==> flow/design.v (excerpt) <==
module mipse(
input clk, rst_n,
input [32-1:0] instr,
input [32-1:0] readdata,
output reg [32-1:0] pc, 
output [32-1:0] aluresult,
output [32-1:0] writedata,
output memwrite);
wire [32-1:0] srca, srcb, result;
wire [6-1:0] opcode;
wire [5-1:0] shamt;
wire [6-1:0] func;
wire [5-1:0] rs, rd, rt, writereg;
wire [6-1:0] com;
wire [32-1:0] signimm;
wire [32-1:0] unsignimm;
wire [32-1:0] pcplus4;
wire regwrite;
wire sw_op, beq_op, bne_op, addi_op, lw_op, j_op, jal_op, jr_op, alu_op;
wire ori_op, lui_op;
wire slt_op, slti_op, sltiu_op;
wire zero;
wire addiu_op, sltu_op, bltz_op, bgez_op, blez_op, sll_op, movz_op, movz_en;
assign {opcode, rs, rt, rd, shamt, func} = instr;
assign signimm = {{16{instr[15]}},instr[15:0]};
assign unsignimm = {16'b0,instr[15:0]};
assign sw_op = (opcode == 6'b101011);
assign lw_op = (opcode == 6'b100011);
assign alu_op = (opcode == 6'b000000) & (func[5:3] == 3'b100);
assign addi_op = (opcode == 6'b001000);
assign addiu_op = (opcode == 6'b001001);
assign slti_op = (opcode == 6'b001010);
assign sltiu_op = (opcode == 6'b001011);
assign ori_op = (opcode == 6'b001101);
assign lui_op = (opcode == 6'b001111);
assign beq_op = (opcode == 6'b000100);
assign bne_op = (opcode == 6'b000101);
assign j_op = (opcode == 6'b000010);
assign jal_op = (opcode == 6'b000011);
  ...
Size: ~8600 cells after synthesis, roughly 1100 flip-flops, about 160 I/O pins, roughly 67000 um2 of cells after synthesis.
clock: 5.96 ns
lec_check: 0
abc_area: 1
cap_margin: 20
core_margin: 2
core_utilization: 70
cts_cluster_size: 45
setup_slack_margin: -0.6
slew_margin: 20
run.sh (not shown) runs the stock make flow with config.mk's settings and CLKGATE_MAP_FILE=.
The first run aborted during global routing (5_1_grt).
Rerun with:
--- a/flow/config.mk
+++ b/flow/config.mk
@@ -8 +7,0 @@
-export ABC_AREA = 1
@@ -11,3 +10,3 @@
-export CORE_UTILIZATION = 70
-export CTS_CLUSTER_SIZE = 45
-export SETUP_SLACK_MARGIN = -0.6
+export CORE_UTILIZATION = 68
+export CTS_CLUSTER_SIZE = 51
+export MAX_ROUTING_LAYER = met4
==> flow/constraint.sdc (replaced) <==
create_clock -name core_clock -period 7.21 [get_ports {clk}]
set_input_delay 1.4420 -clock core_clock [delete_from_list [all_inputs] [get_ports {clk}]]
set_output_delay 1.4420 -clock core_clock [all_outputs]
set_load 0.01 [all_outputs]
- The new run aborted during global routing (5_1_grt) with GRT-0116
- synthesized area went down by 8.7%
- die area is lower by 5.9%
- synthesized cell count is lower by 47%
Rerun with:
--- a/flow/config.mk
+++ b/flow/config.mk
@@ -10,3 +10,4 @@
-export CORE_UTILIZATION = 68
-export CTS_CLUSTER_SIZE = 51
-export MAX_ROUTING_LAYER = met4
+export CORE_UTILIZATION = 72
+export CTS_CLUSTER_DIAMETER = 242
+export CTS_CLUSTER_SIZE = 99
+export PLACE_DENSITY = 0.41
@@ -13,0 +15 @@
+export TNS_END_PERCENT = 10
==> flow/constraint.sdc (replaced) <==
create_clock -name core_clock -period 8.02 [get_ports {clk}]
set_input_delay 1.6040 -clock core_clock [delete_from_list [all_inputs] [get_ports {clk}]]
set_output_delay 1.6040 -clock core_clock [all_outputs]
set_load 0.01 [all_outputs]
=> The changed run did not get past global routing (5_1_grt) (GRT-0232); area after synthesis does not change; synthesized cell count does not change; die area goes down by 5.5%.

---

build 79:
Starting RTL as in the previous note.
make LEC_CHECK=0 ABC_AREA=1 CAP_MARGIN=20 CORE_MARGIN=2 CORE_UTILIZATION=72 CTS_CLUSTER_DIAMETER=242 CTS_CLUSTER_SIZE=99 PLACE_DENSITY=0.41 SETUP_SLACK_MARGIN=2.33 SLEW_MARGIN=20 TNS_END_PERCENT=10 finish   # period 8.02 ns
Build 79: GRT-0232 in global routing -> run aborted
--- input diff build 79..build 73 ---
Settings: GPL_ROUTABILITY_DRIVEN newly set to 1; SETUP_SLACK_MARGIN changed from 2.33 to -0.42; CTS_CLUSTER_SIZE removed (was 99); PLACE_DENSITY_LB_ADDON newly set to 0.03; GPL_TIMING_DRIVEN newly set to 1; CAP_MARGIN changed from 20 to 25; CORE_ASPECT_RATIO newly set to 0.71; CTS_CLUSTER_DIAMETER changed from 242 to 360; SLEW_MARGIN changed from 20 to 35; PLACE_DENSITY removed (was 0.41); ABC_AREA changed from 1 to 0; CELL_PAD_IN_SITES_DETAIL_PLACEMENT newly set to 0; CORE_UTILIZATION changed from 72 to 57; TNS_END_PERCENT changed from 10 to 5; the clock period (ns, I/O delays scaled along) changed from 8.02 to 5.57.
Findings:
Sort build 73 and build 79 by area fraction in mux cells, ascending, and build 79 comes first.
Build 73 had finished all stages when the layout checks came back failing, citing negative setup slack.
Number of buffers created by CTS for build 73 is higher than for build 79.
Re adder and majority gate portion of the synthesized area: build 79 was lower than build 73.
Looking at area after synthesis, build 73 sits 8.7% lower than build 79 does.
Going from build 79 to build 73, post-place instance area grew by a few percent.
The number of flops mapped to enable cells by yosys on build 73 is in line with that on build 79.
Relative to build 79, area of the core has gone up in build 73.
Re synthesized-area fraction occupied by and/or/nand/nor cells: build 73 is 18 points down on build 79.
### build 73 -> build 18
Settings: GPL_TIMING_DRIVEN no longer set, was 1; CAP_MARGIN now 20, was 25; HOLD_SLACK_MARGIN now 0.3, previously not set; CTS_CLUSTER_DIAMETER now 356, was 360; ABC_AREA no longer set, was 0; CORE_UTILIZATION now 61, was 57; SLEW_MARGIN now 20, was 35; SETUP_SLACK_MARGIN now 1.59, was -0.42; TNS_END_PERCENT no longer set, was 5; PLACE_DENSITY_LB_ADDON now 0.06, was 0.03; CORE_ASPECT_RATIO no longer set, was 0.71; GPL_ROUTABILITY_DRIVEN no longer set, was 1; CELL_PAD_IN_SITES_DETAIL_PLACEMENT no longer set, was 0; the clock period (ns, I/O delays scaled along) now 5.54, was 5.57.
Notes after the runs:
Build 18 is listed as incomplete: the tool reported an error in global routing and the run ended there. Synthesized cell count: build 18 vs build 73 identical. Summary of build 18 over build 73: cell row count saw an increase, die area shows a reduction of about 6.5%, combined area of all synthesized cells about even, post-CTS setup repair buffer count climbed about 50%, effective utilization at floorplan +4.0 points. Diff build 18..build 73 | number of storage elements in the synthesis netlist | unchanged. Build 73 → build 18: chip height shows an increase of about 15%, number of resized instances in the post-cts repair step shows an increase of 47%, area of the core shows a reduction of about 6.5%. Diff build 18 and build 73: die width higher in build 73.
### build 18 -> build 71
Settings: clearing CTS_CLUSTER_DIAMETER, which used to be 356; clearing HOLD_SLACK_MARGIN, which used to be 0.3; putting CTS_CLUSTER_SIZE at 45 where nothing was set; swapping 1.59 for -0.6 in SETUP_SLACK_MARGIN; putting PLACE_DENSITY at 0.65 where nothing was set; clearing PLACE_DENSITY_LB_ADDON, which used to be 0.06; swapping 61 for 70 in CORE_UTILIZATION; swapping 5.54 for 6.1 in the clock period (ns, I/O delays scaled along).
Findings:
For build 71, the flow was terminated by a tool error in clock tree synthesis and produced no final design.
Synthesized area delta (build 71 -> build 18): insignificant
Min cell total after placement across build 18 and build 71: build 71
From build 18 to build 71 the numbers moved as follows: chip area shrank by 13000 um^2; placed wire-length estimate after detailed placement now sits higher; x dimension of the die moved down; placement row count dropped 8.
Here is what was changed in the inputs of build 82 compared with build 71.
Settings: SETUP_SLACK_MARGIN changed from -0.6 to 1.57; PLACE_DENSITY_LB_ADDON newly set to 0.0; CTS_CLUSTER_SIZE changed from 45 to 54; HOLD_SLACK_MARGIN newly set to 0.29; PLACE_DENSITY removed (was 0.65); CORE_UTILIZATION changed from 70 to 57; TNS_END_PERCENT newly set to 5; the clock period (ns, I/O delays scaled along) changed from 6.1 to 5.54.
--- outcome ---
Build 82: flow complete, layout not clean; failing: negative setup slack
Build 82 vs build 71 — core utilization at floorplan dropped 13 points.
Diff build 71 -> build 82: chip area from the yosys synthesis statistics roughly the same, number of cells after detailed placement increased by about 4.4% relative to the old numbers, width of the chip +11%, pre-CTS setup slack fell 230 ps, xor/xnor cell area share of the yosys netlist barely changed.
Build 82 against build 71; number of placement rows is up by more than 10%.
Build 82 vs build 71: die footprint up by more than 10%
For build 25, these inputs were changed with respect to build 82:
Settings: a deleted PLACE_DENSITY_LB_ADDON that had been 0.0; a deleted CTS_CLUSTER_SIZE that had been 54; a deleted TNS_END_PERCENT that had been 5; a deleted HOLD_SLACK_MARGIN that had been 0.29; a change of CORE_UTILIZATION from 57 to 40; a deleted SETUP_SLACK_MARGIN that had been 1.57; a change of the clock period (ns, I/O delays scaled along) from 5.54 to 10.0.
==> comparison <==
Build 25 reached the final stage; the timing, design-rule and antenna checks on its layout passed. Build 82 → build 25: all-layer global routing usage lower, number of tapcells rose 45%, peak supply drop shows a reduction of about 60%. Build 82 → build 25: total power went down about 50%, proportion of power drawn by flip-flops and latches picked up an extra 1.8 points, critical path depth rose 3. Build 82 → build 25: maximum fanout along the worst path went up; total non-filler cell area in the finished layout went down; worst-case headroom to the max-slew limit went down.
Power and IR drop assume default switching activity.
